Design reuleaux, start of the top module:
module reuleaux(input logic clk, input logic rst_n, input logic [2:0] colour,
                input logic [7:0] centre_x, input logic [6:0] centre_y, input logic [7:0] diameter,
                input logic start, output logic done,
                output logic [7:0] vga_x, output logic [6:0] vga_y,
                output logic [2:0] vga_colour, output logic vga_plot);
Size in the first run: ~3800 cells after synthesis, about 200 flip-flops, roughly 49 I/O pins, about 30000 um^2 of cells after synthesis.
make LEC_CHECK=0 CAP_MARGIN=20 CORE_ASPECT_RATIO=0.51 CORE_MARGIN=6 CORE_UTILIZATION=60 CTS_CLUSTER_DIAMETER=123 MAX_ROUTING_LAYER=met4 SETUP_SLACK_MARGIN=5.0 SLEW_MARGIN=10 finish   # period 26.5 ns
run.sh (not shown) runs the stock make flow with config.mk's settings and CLKGATE_MAP_FILE=.
The first run ran to the end with violations: negative setup slack.
Edit:
==> flow/config.mk (replaced) <==
export PLATFORM = sky130hd
export DESIGN_NAME = reuleaux
export DESIGN_NICKNAME = reuleaux
export VERILOG_FILES = /design/flow/design.v
export SDC_FILE = /design/flow/constraint.sdc
export NUM_CORES = 4
export LEC_CHECK = 0
export CAP_MARGIN = 20
export CORE_ASPECT_RATIO = 0.5
export CORE_MARGIN = 8
export CORE_UTILIZATION = 60
export SLEW_MARGIN = 20
==> flow/constraint.sdc (replaced) <==
create_clock -name core_clock -period 42.8 [get_ports {clk}]
set_input_delay 8.5600 -clock core_clock [delete_from_list [all_inputs] [get_ports {clk}]]
set_output_delay 8.5600 -clock core_clock [all_outputs]
set_load 0.01 [all_outputs]
Result: With this change the flow finished clean; cell area went down by about a fifth; count of clock-buffer cells in the layout went down by 1; area after synthesis does not change; utilization went down by 18 points; first-iteration DRC count went down by a quarter to a third; sequential share of layout area went up by 3.4 points; setup slack improves by 4.0 ns; via count went down by about a fifth.
Edit:
--- a/flow/config.mk
+++ b/flow/config.mk
@@ -8,5 +8,5 @@
 export CAP_MARGIN = 20
-export CORE_ASPECT_RATIO = 0.5
-export CORE_MARGIN = 8
-export CORE_UTILIZATION = 60
+export CORE_MARGIN = 2
+export CORE_UTILIZATION = 61
+export SETUP_SLACK_MARGIN = 5.0
 export SLEW_MARGIN = 20
==> flow/constraint.sdc (replaced) <==
create_clock -name core_clock -period 18.7 [get_ports {clk}]
set_input_delay 3.7400 -clock core_clock [delete_from_list [all_inputs] [get_ports {clk}]]
set_output_delay 3.7400 -clock core_clock [all_outputs]
set_load 0.01 [all_outputs]
Result:
- With this change the flow finished but fails on negative setup slack
- area after synthesis stays the same
- synthesized cell count does not change
- die size falls by roughly a tenth
- critical path depth grows by 16
- worst setup slack is worse by 8.9 ns
- worst hold slack gains 0.0037 ns
- non-clock buffer count increases by 835
- final area rose by a quarter to a third
- clock-buffer cell count goes up by 1
- cell count came out higher by about a fifth
Edit:
--- a/flow/config.mk
+++ b/flow/config.mk
@@ -7,6 +7,9 @@
 export LEC_CHECK = 0
+export ABC_AREA = 1
 export CAP_MARGIN = 20
 export CORE_MARGIN = 2
-export CORE_UTILIZATION = 61
+export CORE_UTILIZATION = 66
+export CTS_CLUSTER_DIAMETER = 341
 export SETUP_SLACK_MARGIN = 5.0
 export SLEW_MARGIN = 20
+export TNS_END_PERCENT = 5
==> flow/constraint.sdc (replaced) <==
create_clock -name core_clock -period 18.5 [get_ports {clk}]
set_input_delay 3.7000 -clock core_clock [delete_from_list [all_inputs] [get_ports {clk}]]
set_output_delay 3.7000 -clock core_clock [all_outputs]
set_load 0.01 [all_outputs]
The new run completed, yet does not pass: negative setup slack; global-route usage goes down by 1.7 points; area after synthesis climbs by a few percent; wire length came out lower by a few percent; worst setup slack is better by 1.4 ns; via count grows by a few percent; non-clock buffer count shrinks by 83; critical path depth increases by 31; core utilization rises by 3.2 points.
Edit:
==> flow/config.mk (replaced) <==
export PLATFORM = sky130hd
export DESIGN_NAME = reuleaux
export DESIGN_NICKNAME = reuleaux
export VERILOG_FILES = /design/flow/design.v
export SDC_FILE = /design/flow/constraint.sdc
export NUM_CORES = 4
export LEC_CHECK = 0
export CAP_MARGIN = 20
export CORE_MARGIN = 2
export CORE_UTILIZATION = 35
export SLEW_MARGIN = 20
==> flow/constraint.sdc (replaced) <==
create_clock -name core_clock -period 33.4 [get_ports {clk}]
set_input_delay 6.6800 -clock core_clock [delete_from_list [all_inputs] [get_ports {clk}]]
set_output_delay 6.6800 -clock core_clock [all_outputs]
set_load 0.01 [all_outputs]
With this change the flow produced a clean layout; sequential share of layout area came out higher by 2.7 points; synthesized area came out lower by a few percent; flip-flop count does not change; design area came out lower by about a fifth; clock-buffer cell count came out lower by 3; final cell count came out lower by about a fifth.
Edit:
--- a/flow/config.mk
+++ b/flow/config.mk
@@ -9,3 +9,4 @@
 export CORE_MARGIN = 2
-export CORE_UTILIZATION = 35
+export CORE_UTILIZATION = 66
+export SETUP_SLACK_MARGIN = -0.53
 export SLEW_MARGIN = 20
==> flow/constraint.sdc (replaced) <==
create_clock -name core_clock -period 24.4 [get_ports {clk}]
set_input_delay 4.8800 -clock core_clock [delete_from_list [all_inputs] [get_ports {clk}]]
set_output_delay 4.8800 -clock core_clock [all_outputs]
set_load 0.01 [all_outputs]
- Now the flow finished but fails on negative setup slack
- die area went down by well over a third
- via count is higher by about a fifth
- synthesized area stays the same
- cell area increases by about a fifth
- routed wire length increases by about a fifth
- synthesized cell count stays the same
- global-route usage increases by 24 points
- non-clock buffer count rose by 646

========
reuleaux again, from the RTL that the note above started with.
Settings: LEC_CHECK=0, ABC_AREA=1, CAP_MARGIN=5, CORE_ASPECT_RATIO=1.72, CORE_MARGIN=2, CORE_UTILIZATION=70, PLACE_DENSITY=0.65, SLEW_MARGIN=20, TNS_END_PERCENT=5; clock period 22.1 ns.
The starting point finished with negative setup slack left.
==> next run, changes <==
ABC_AREA = not set   (was 1)
CAP_MARGIN = 20   (was 5)
CORE_ASPECT_RATIO = not set   (was 1.72)
CORE_UTILIZATION = 40   (was 70)
PLACE_DENSITY = not set   (was 0.65)
TNS_END_PERCENT = not set   (was 5)
clock period = 33.4 ns   (was 22.1 ns; I/O delays follow)
The changed run completed with no timing, DRC or antenna violations.
Synthesized cell count fell by 21%.
Global-route usage went down by 29 points.
Setup slack improved by 4.6 ns.
Register-to-register slack gets better by 12 ns.
Die area rose by 68%.
==> next run, changes <==
ABC_AREA = 1   (was not set)
CORE_UTILIZATION = 72   (was 40)
clock period = 35.2 ns   (was 33.4 ns; I/O delays follow)
Effect:
- The new run ran to the end with no violations
- hold slack got worse by 0.0046 ns
- design area is lower by about 1.3%
- count of clock-buffer cells in the layout does not change
- clock skew falls by 0.0055 ns
- routed wire length came out lower by about 0.4%
- sequential share of layout area grows by 0.21 points
==> next run, changes <==
CORE_UTILIZATION = 66   (was 72)
CTS_CLUSTER_DIAMETER = 341   (was not set)
SETUP_SLACK_MARGIN = -0.57   (was not set)
clock period = 24.4 ns   (was 35.2 ns; I/O delays follow)
Outcome: The changed run produced a layout that fails on negative setup slack; synthesized cell count stays the same; first-iteration DRC count climbs by 11%; non-clock buffer count climbs by 698; final area climbs by 20%; setup slack gets worse by 2.9 ns; wire length climbs by 12%.
==> next run, changes <==
CAP_MARGIN = 0   (was 20)
CORE_UTILIZATION = 72   (was 66)
CTS_CLUSTER_DIAMETER = 364   (was 341)
CTS_CLUSTER_SIZE = 100   (was not set)
PLACE_DENSITY = 0.35   (was not set)
SETUP_SLACK_MARGIN = not set   (was -0.57)
Effect:
- Now the flow stopped in global routing (5_1_grt)
- synthesized area is unchanged
- die area drops by 8.2%
- synthesized cell count stays the same

========
Starting RTL as in the previous note.
export LEC_CHECK = 0
export CAP_MARGIN = 35
export CORE_ASPECT_RATIO = 1.99
export CORE_MARGIN = 2
export CORE_UTILIZATION = 68
export GPL_ROUTABILITY_DRIVEN = 0
export MIN_ROUTING_LAYER = met1
export PLACE_DENSITY = 0.5
export SETUP_SLACK_MARGIN = -2.0
export SLEW_MARGIN = 30
export TNS_END_PERCENT = 70
create_clock -name core_clock -period 51.0 [get_ports {clk}]
The baseline ran to the end with no violations.
Rerun with:
Settings changed: CAP_MARGIN 35 to 20, CORE_ASPECT_RATIO 1.99 to 1.18, CORE_UTILIZATION 68 to 72, GPL_ROUTABILITY_DRIVEN 0 to default, MIN_ROUTING_LAYER met1 to default, PLACE_DENSITY 0.5 to 0.66, SLEW_MARGIN 30 to 20, TNS_END_PERCENT 70 to default.
Clock period 51.0 ns to 29.0 ns, I/O delays scaled along.
- The new run reached the layout checks and failed them: negative setup slack
- via count rose by 2.5%
- cell area came out higher by 7.5%
- die area fell by 5.6%
- critical path depth is higher by 3
- setup slack degrades by 9.4 ns
- global-route usage decreases by 3.0 points
Rerun with:
Settings changed: CORE_ASPECT_RATIO 1.18 to default, PLACE_DENSITY 0.66 to default, PLACE_DENSITY_LB_ADDON from default to 0.0, SETUP_SLACK_MARGIN -2.0 to 1.45.
Clock period 29.0 ns to 4.85 ns, I/O delays scaled along.
The changed run never finished: it broke off in clock tree synthesis (4_1_cts), error DPL-0033.
Synthesized area is unchanged.
Die size stays flat.
Synthesized cell count does not change.
Rerun with:
Settings changed: CORE_UTILIZATION 72 to 68, PLACE_DENSITY_LB_ADDON 0.0 to default, SETUP_SLACK_MARGIN 1.45 to -0.34.
Clock period 4.85 ns to 24.4 ns, I/O delays scaled along.
The changed run finished but fails on negative setup slack.
Synthesized area is unchanged.
Synthesized cell count does not change.
Die size rises by 5.8%.

========
reuleaux again, from the RTL that the note above started with.
Design reuleaux, start of the top module:
module reuleaux(input logic clk, input logic rst_n, input logic [2:0] colour,
                input logic [7:0] centre_x, input logic [6:0] centre_y, input logic [7:0] diameter,
                input logic start, output logic done,
                output logic [7:0] vga_x, output logic [6:0] vga_y,
                output logic [2:0] vga_colour, output logic vga_plot);
Settings: LEC_CHECK=0, ABC_AREA=1, CAP_MARGIN=40, CORE_ASPECT_RATIO=0.92, CORE_MARGIN=8, CORE_UTILIZATION=72, CTS_CLUSTER_DIAMETER=50, CTS_CLUSTER_SIZE=64, MAX_ROUTING_LAYER=met4, PLACE_DENSITY_LB_ADDON=0.02, SETUP_SLACK_MARGIN=5.0, SLEW_MARGIN=0; clock period 25.4 ns.
The baseline failed in global routing (5_1_grt) (GRT-0116).
Then changed:
==> flow/config.mk (replaced) <==
export PLATFORM = sky130hd
export DESIGN_NAME = reuleaux
export DESIGN_NICKNAME = reuleaux
export VERILOG_FILES = /design/flow/design.v
export SDC_FILE = /design/flow/constraint.sdc
export NUM_CORES = 4
export LEC_CHECK = 0
export CAP_MARGIN = 20
export CORE_MARGIN = 2
export CORE_UTILIZATION = 53
export SLEW_MARGIN = 20
==> flow/constraint.sdc (replaced) <==
create_clock -name core_clock -period 17.5 [get_ports {clk}]
set_input_delay 3.5000 -clock core_clock [delete_from_list [all_inputs] [get_ports {clk}]]
set_output_delay 3.5000 -clock core_clock [all_outputs]
set_load 0.01 [all_outputs]
This time the run produced a layout that fails on negative setup slack.
Synthesized area shrinks by a few percent.
Die size grows by about a fifth.
Synthesized cell count shrinks by about a fifth.
